// mdc
module mdc (clk, rst_n, start, A, B, out, done);
input clk, rst_n, start;
input [7:0] A, B;
output reg [7:0] out;
output reg done;
reg [1:0] state;
reg [7:0] A_aux, B_aux;
localparam IDLE = 2'b00;
localparam SUBTRACT = 2'b01;
localparam FINISHED = 2'b10;
always @(posedge clk or negedge rst_n) begin
    if (!rst_n) begin
        state <= IDLE;
        out <= 0;
        done <= 0;
    end else begin
        done <= 0;
        case (state)
            IDLE: begin
                state <= IDLE;
                if (start) begin
                    state <= SUBTRACT;
                    A_aux <= A;
                    B_aux <= B;
                end
            end
            SUBTRACT: begin
                state <= SUBTRACT;
                if (A_aux > B_aux)
                    A_aux <= A_aux - B_aux;
                else if (B_aux > A_aux)
                    B_aux <= B_aux - A_aux;
                else
                    state <= FINISHED;
            end
            FINISHED: begin
                state <= IDLE;
                done <= 1;
                out <= A_aux;
            end
            default: state <= IDLE;
        endcase
    end
end
endmodule
Size in the first run: ~210 cells after synthesis, roughly 28 flip-flops, about 28 I/O pins, about 2000 µm² of cells after synthesis.
export LEC_CHECK = 0
export CAP_MARGIN = 40
export CORE_ASPECT_RATIO = 0.5
export CORE_MARGIN = 10
export CORE_UTILIZATION = 56
export CTS_BUF_LIST = sky130_fd_sc_hd__clkbuf_16
export CTS_CLUSTER_DIAMETER = 214
export CTS_CLUSTER_SIZE = 89
export GPL_TIMING_DRIVEN = 1
export HOLD_SLACK_MARGIN = 0.3
export PLACE_DENSITY = 0.36
export SETUP_SLACK_MARGIN = -0.48
export SLEW_MARGIN = 20
export TNS_END_PERCENT = 5
create_clock -name core_clock -period 4.87 [get_ports {clk}]
run.sh (not shown) runs the stock make flow with config.mk's settings and CLKGATE_MAP_FILE=.
The starting point finished with timing, DRC and antenna clean.
Change:
- CORE_ASPECT_RATIO: 0.5 -> unset
- CORE_MARGIN: 10 -> 2
- CORE_UTILIZATION: 56 -> 68
- CTS_CLUSTER_DIAMETER: 214 -> unset
- HOLD_SLACK_MARGIN: 0.3 -> unset
- PLACE_DENSITY: 0.36 -> unset
- SETUP_SLACK_MARGIN: -0.48 -> -0.13
- TNS_END_PERCENT: 5 -> unset
- clock period: 4.87 -> 3.94 ns (I/O delays scaled with it)
Outcome:
- register-to-register slack got worse by 890 ps
- via count came out higher by 4.8%
- cell count came out lower by 6.8%
- worst setup slack got worse by 810 ps
Change:
- ABC_AREA: unset -> 1
- CORE_UTILIZATION: 68 -> 66
- HOLD_SLACK_MARGIN: unset -> 0.29
- PLACE_DENSITY: unset -> 0.44
- clock period: 3.94 -> 1.99 ns (I/O delays scaled with it)
What happened: The new run finished but fails on setup timing; worst setup slack degrades by 1300 ps; cell count is higher by about 23%; synthesized cell count grows by 20%; total power increases by about 90%; fmax rose by about 32%; clock power increases by 95%; final area came out higher by about 3.5%; clock-buffer cell count stays the same.
Change:
- ABC_AREA: 1 -> unset
- CORE_UTILIZATION: 66 -> 68
- CTS_CLUSTER_SIZE: 89 -> unset
- GPL_TIMING_DRIVEN: 1 -> unset
- HOLD_SLACK_MARGIN: 0.29 -> unset
- PLACE_DENSITY: 0.44 -> unset
- SETUP_SLACK_MARGIN: -0.13 -> unset
- clock period: 1.99 -> 2.16 ns (I/O delays scaled with it)
After rerunning:
- The changed run aborted during 5_1_grt
- area after synthesis came out higher by 4.8%
- die area came out higher by 1.6%
- synthesized cell count came out lower by 17%
Change:
- CAP_MARGIN: 40 -> 20
- CORE_UTILIZATION: 68 -> 65
- HOLD_SLACK_MARGIN: unset -> 0.28
With this change the flow ran to the end with violations: setup timing.
Die size goes up by about 4.3%.
Synthesized cell count is unchanged.
Synthesized area stays the same.

Setup of north:
Starting RTL as in the previous note.
==> flow/design.v (excerpt) <==
module mdc (clk, rst_n, start, A, B, out, done);
input clk, rst_n, start;
input [7:0] A, B;
output reg [7:0] out;
output reg done;
reg [1:0] state;
reg [7:0] A_aux, B_aux;
localparam IDLE = 2'b00;
localparam SUBTRACT = 2'b01;
localparam FINISHED = 2'b10;
always @(posedge clk or negedge rst_n) begin
    if (!rst_n) begin
        state <= IDLE;
        out <= 0;
        done <= 0;
    end else begin
        done <= 0;
        case (state)
            IDLE: begin
                state <= IDLE;
                if (start) begin
                    state <= SUBTRACT;
                    A_aux <= A;
                    B_aux <= B;
                end
            end
            SUBTRACT: begin
                state <= SUBTRACT;
                if (A_aux > B_aux)
                    A_aux <= A_aux - B_aux;
                else if (B_aux > A_aux)
                    B_aux <= B_aux - A_aux;
                else
                    state <= FINISHED;
            end
            FINISHED: begin
                state <= IDLE;
                done <= 1;
                out <= A_aux;
            end
            default: state <= IDLE;
        endcase
    end
end
endmodule
==> flow/config.mk <==
export PLATFORM = sky130hd
export DESIGN_NAME = mdc
export DESIGN_NICKNAME = mdc
export VERILOG_FILES = /design/flow/design.v
export SDC_FILE = /design/flow/constraint.sdc
export NUM_CORES = 4
export LEC_CHECK = 0
export CAP_MARGIN = 20
export CORE_MARGIN = 2
export CORE_UTILIZATION = 72
export CTS_BUF_LIST = sky130_fd_sc_hd__clkbuf_16
export CTS_CLUSTER_SIZE = 98
export SLEW_MARGIN = 20
==> flow/constraint.sdc <==
create_clock -name core_clock -period 4.03 [get_ports {clk}]
set_input_delay 0.8060 -clock core_clock [delete_from_list [all_inputs] [get_ports {clk}]]
set_output_delay 0.8060 -clock core_clock [all_outputs]
set_load 0.01 [all_outputs]
north reached the end of the flow, and the finished layout is clean on the timing, design-rule and antenna checks.
What south does differently from north at the input level:
# north
export LEC_CHECK = 0
export CAP_MARGIN = 20
export CORE_MARGIN = 2
export CORE_UTILIZATION = 72
export CTS_BUF_LIST = sky130_fd_sc_hd__clkbuf_16
export CTS_CLUSTER_SIZE = 98
export SLEW_MARGIN = 20
create_clock -name core_clock -period 4.03 [get_ports {clk}]
# south
export LEC_CHECK = 0
export ABC_AREA = 1
export CAP_MARGIN = 20
export CORE_MARGIN = 2
export CORE_UTILIZATION = 69
export CTS_BUF_LIST = sky130_fd_sc_hd__clkbuf_16
export SLEW_MARGIN = 20
create_clock -name core_clock -period 2.64 [get_ports {clk}]
## What came out
Delta (south minus north): largest vdd supply drop increased 40%, clock power increased 52%.
sky130_fd_sc_hd__a21oi_1 as the cell with the biggest individual delay on the critical path was reported by north, and sky130_fd_sc_hd__fa_1 by south.
Between south and north, it is south whose share of synthesized area spent on multiplexers is lower, by 5.7 points.
Sequential logic power in south vs north: up 42%
Diff north -> south | overall power consumption | increase of 710 µW
Inputs modified between south and east:
# south
export LEC_CHECK = 0
export ABC_AREA = 1
export CAP_MARGIN = 20
export CORE_MARGIN = 2
export CORE_UTILIZATION = 69
export CTS_BUF_LIST = sky130_fd_sc_hd__clkbuf_16
export SLEW_MARGIN = 20
create_clock -name core_clock -period 2.64 [get_ports {clk}]
# east
export LEC_CHECK = 0
export CAP_MARGIN = 20
export CORE_MARGIN = 2
export CORE_UTILIZATION = 59
export CTS_BUF_LIST = sky130_fd_sc_hd__clkbuf_16
export SLEW_MARGIN = 20
create_clock -name core_clock -period 1.86 [get_ports {clk}]
==> comparison <==
In the reports for south and east, the smaller row count belongs to south. east vs south — global placer's final weighted congestion rose about 5.3%. [east] XOR/XNOR share of the synthesized area fell 0.97 points relative to south. east terminated abnormally: 5_1_grt reported DPL-0033. Fraction of the yosys area taken by sequential cells, south and east, lower one = east. In the metrics for south and east, the one carrying the higher number of gates given a new drive strength after cts is east. [compare] base=south new=east: number of buffers on the longest clock path did not really move, mean cell area of the mapped netlist went up, basic-gate share of the synthesized area counting and, or, nand and nor cells went down, synthesized area went up, post-synth net total went down. The area share of and-or/or-and cells after synthesis reported for east is greater than that of south by 13 points.
#### Input delta (west over east)
# east
export LEC_CHECK = 0
export CAP_MARGIN = 20
export CORE_MARGIN = 2
export CORE_UTILIZATION = 59
export CTS_BUF_LIST = sky130_fd_sc_hd__clkbuf_16
export SLEW_MARGIN = 20
create_clock -name core_clock -period 1.86 [get_ports {clk}]
# west
export LEC_CHECK = 0
export CAP_MARGIN = 20
export CORE_MARGIN = 2
export CORE_UTILIZATION = 31
export CTS_BUF_LIST = sky130_fd_sc_hd__clkbuf_16
export SLEW_MARGIN = 20
create_clock -name core_clock -period 2.85 [get_ports {clk}]
==> results <==
The final layout from west, which completed every stage, passed the timing, design-rule and antenna checks at the end of the flow. Number of instances in the synthesized netlist came out exactly the same in west and east. Compared with east, in west area after synthesis closely matched the old numbers, count of distinct cell types in the synthesized netlist closely matched the old numbers, post-synth area from yosys stat closely matched the old numbers, die footprint increased by about 80% relative to the old numbers. Looking at routability congestion estimate from global placement, west sits about 11% below east. Max core region area across west and east: west. Looking only at initial core utilization, and setting everything else aside, the higher value of west and east goes to east. Compared east against west; number of flops mapped to enable cells by yosys within noise. | total of flip-flops plus latches after synthesis | west vs east | ≈ equal |.
> inputs changed (west -> middle)
# west
export LEC_CHECK = 0
export CAP_MARGIN = 20
export CORE_MARGIN = 2
export CORE_UTILIZATION = 31
export CTS_BUF_LIST = sky130_fd_sc_hd__clkbuf_16
export SLEW_MARGIN = 20
create_clock -name core_clock -period 2.85 [get_ports {clk}]
# middle
export LEC_CHECK = 0
export CAP_MARGIN = 20
export CORE_MARGIN = 2
export CORE_UTILIZATION = 68
export CTS_BUF_LIST = sky130_fd_sc_hd__clkbuf_16
export CTS_CLUSTER_SIZE = 21
export SLEW_MARGIN = 20
create_clock -name core_clock -period 2.15 [get_ports {clk}]
==> results <==
Stage in which a tool error killed middle: 5_1_grt.
From middle to west, area fraction in full adders, half adders and majority gates did not move at all.
As far as simple logic cell fraction of the synthesized area goes, middle and west are indistinguishable; the numbers are identical.
| die outline width | middle vs west | about 30% lower |
Relative to west, pre-CTS worst setup slack has decreased by 0.57 ns in middle.
Diff west -> middle: area share of and-or/or-and cells after synthesis held; clock sink total held; half-perimeter wire length after detailed placement went up 30%.

Setup of job 7814:
mdc again, from the RTL that the note above started with.
## mdc
module mdc (clk, rst_n, start, A, B, out, done);
input clk, rst_n, start;
input [7:0] A, B;
output reg [7:0] out;
output reg done;
reg [1:0] state;
reg [7:0] A_aux, B_aux;
localparam IDLE = 2'b00;
localparam SUBTRACT = 2'b01;
localparam FINISHED = 2'b10;
always @(posedge clk or negedge rst_n) begin
    if (!rst_n) begin
        state <= IDLE;
        out <= 0;
        done <= 0;
    end else begin
        done <= 0;
        case (state)
            IDLE: begin
                state <= IDLE;
                if (start) begin
                    state <= SUBTRACT;
                    A_aux <= A;
                    B_aux <= B;
                end
            end
            SUBTRACT: begin
                state <= SUBTRACT;
                if (A_aux > B_aux)
                    A_aux <= A_aux - B_aux;
                else if (B_aux > A_aux)
                    B_aux <= B_aux - A_aux;
                else
                    state <= FINISHED;
            end
            FINISHED: begin
                state <= IDLE;
                done <= 1;
                out <= A_aux;
            end
            default: state <= IDLE;
        endcase
    end
end
endmodule
Settings: LEC_CHECK=0, CAP_MARGIN=20, CORE_MARGIN=2, CORE_UTILIZATION=64, CTS_BUF_LIST=sky130_fd_sc_hd__clkbuf_16, HOLD_SLACK_MARGIN=0.3, SETUP_SLACK_MARGIN=0.61, SLEW_MARGIN=20; clock period 2.27 ns.
Job 7814 did not finish: a tool error stopped it during global routing.
Relative to job 7814, the following input files were edited for job 5897:
Settings: SETUP_SLACK_MARGIN: 0.61 -> unset; HOLD_SLACK_MARGIN: 0.3 -> unset; CORE_UTILIZATION: 64 -> 40; the clock period (ns, I/O delays scaled along): 2.27 -> 4.0.
==> results <==
- Looking at the reports, job 5897 completed the entire flow and the layout it produced met the timing, design-rule and antenna checks.
- Changes observed in job 5897 relative to job 7814: number of sinks handled by clock tree synthesis saw little to no change; floorplan utilization moved down; post-place instance area fell by about 7%; cts-stage hold buffer count shows no meaningful change; width of the chip +25%.
- Fraction of the yosys area taken by sequential cells delta (job 7814 -> job 5897): insignificant
- For the buffers inserted during post-CTS setup optimization, job 5897 came in 17 lower than job 7814 did.
- Die size came out higher on job 5897 than on job 7814.
For job 3596, these inputs were changed with respect to job 5897:
Settings: CORE_MARGIN now 8, was 2; CORE_ASPECT_RATIO now 0.5, previously not set.
## What came out
Job 3596 finished all stages; the layout is clean.
Compared with job 5897, job 3596 shows a number of well-tap cells placed that is 3 higher.
Logic area: job 5897 vs job 3596 identical
Worst setup margin, job 5897 and job 3596: larger value in job 3596
Final cell area: job 3596 below job 5897
Changes in job 7624 relative to job 3596:
Settings: HOLD_SLACK_MARGIN newly set to 0.23; CORE_ASPECT_RATIO removed (was 0.5); CORE_MARGIN changed from 8 to 2; CORE_UTILIZATION changed from 40 to 43.
Notes after the runs:
- From job 3596 to job 7624 the numbers moved as follows: final cell count without fillers lower, final critical-path setup slack higher, final design area excluding fillers lower.
- On post-route total power, the lower figure sits with job 7624, not job 3596.
The inputs of job 1179 differ from those of job 7624 as listed below.
Settings: CORE_UTILIZATION now 67, was 43; MIN_ROUTING_LAYER now met2, previously not set; SETUP_SLACK_MARGIN now 0.2, previously not set; CELL_PAD_IN_SITES_DETAIL_PLACEMENT now 1, previously not set; CELL_PAD_IN_SITES_GLOBAL_PLACEMENT now 1, previously not set; GPL_ROUTABILITY_DRIVEN now 0, previously not set; CTS_CLUSTER_DIAMETER now 356, previously not set; PLACE_DENSITY_LB_ADDON now 0.28, previously not set; HOLD_SLACK_MARGIN no longer set, was 0.23; CORE_MARGIN now 8, was 2.
## What came out
Job 1179 did not finish; a tool error ended it in global placement without I/O.
Job 1179 -> job 7624: unique cell type count in the Yosys netlist delta 0, exact match
From job 1179 to job 7624, chip area line of the yosys report did not move at all.
From job 7624 to job 1179, complex-gate fraction of the synthesized area did not move at all.
Going from job 7624 to job 1179, placement row count shrinks by 5.
The following lists how job 3873 was set up differently from job 1179:
Settings: MIN_ROUTING_LAYER no longer set, was met2; CTS_CLUSTER_DIAMETER no longer set, was 356; CELL_PAD_IN_SITES_GLOBAL_PLACEMENT no longer set, was 1; CORE_MARGIN now 2, was 8; CELL_PAD_IN_SITES_DETAIL_PLACEMENT no longer set, was 1; HOLD_SLACK_MARGIN now 0.3, previously not set; SETUP_SLACK_MARGIN no longer set, was 0.2; GPL_ROUTABILITY_DRIVEN no longer set, was 0; PLACE_DENSITY_LB_ADDON no longer set, was 0.28; the clock period (ns, I/O delays scaled along) now 2.15, was 4.0.
[summary]
global routing: job 3873 exited with error. Synthesized-area fraction occupied by and/or/nand/nor cells across job 3873 and job 1179: no real change. Re proportion of synthesized chip area in sequential cells: no difference whatsoever between job 3873 and job 1179. Status: net count after synthesis parity (job 3873, job 1179). Reported for job 3873 and job 1179, effective utilization at floorplan turned out identical to the last digit. From job 1179 to job 3873, XOR/XNOR share of the synthesized area did not move at all. As far as mapped cell area goes, job 1179 and job 3873 are indistinguishable; the numbers are identical. The die of job 3873 is smaller than the one used in job 1179.

== indigo ==
Starting RTL as in the previous note.
clock: 1.86 ns
lec_check: 0
cap_margin: 20
core_margin: 2
core_utilization: 58
cts_buf_list: sky130_fd_sc_hd__clkbuf_16
cts_cluster_diameter: 364
cts_cluster_size: 34
setup_slack_margin: -0.12
slew_margin: 20
Flow for indigo halted at global routing (5_1_grt), error code DPL-0033.
diff inputs: indigo => violet
- swapping 58 for 63 in CORE_UTILIZATION
- clearing CTS_CLUSTER_SIZE, which used to be 34
- clearing SETUP_SLACK_MARGIN, which used to be -0.12
- clearing CTS_CLUSTER_DIAMETER, which used to be 364
- swapping 1.86 for 2.27 in the clock period (ns, I/O delays scaled along)
==> comparison <==
Both conditions hold for violet: the flow ran to the end and the final layout passed the timing, design-rule and antenna checks.
indigo -> violet: synthesized cell count delta 0, exact match
From indigo to violet the numbers moved as follows: number of hold buffers added after CTS ~0 delta; simple-gate share of the synthesized area flat; die boundary height went down; width of the chip went down by 3.8%.
Post-CTS repair timing setup buffer count was lower in violet than in indigo.
[violet vs indigo] post-placement cell area: lower in violet
indigo → violet: cell total after placement decreased 26, post-synthesis cell count from yosys has remained practically unchanged, die footprint fell by about 7.4%, worst setup slack after placement increased by 310 ps relative to the old numbers.
diff inputs: violet => garnet
- CTS_CLUSTER_SIZE now 23, previously not set
- CORE_UTILIZATION now 68, was 63
- the clock period (ns, I/O delays scaled along) now 2.16, was 2.27
[summary]
In the summary table, garnet is marked failed, with error DPL-0038 raised in global routing (5_1_grt).
garnet against violet: share of synthesized cell area in and, or, nand and nor gates neither gained nor lost much; hold buffer count at CTS held.
garnet against violet: vertical die dimension now smaller, die width now smaller, sum of net half-perimeters after detailed placement now larger.
No activity file was given, so power comes from the tool's default toggle rates.
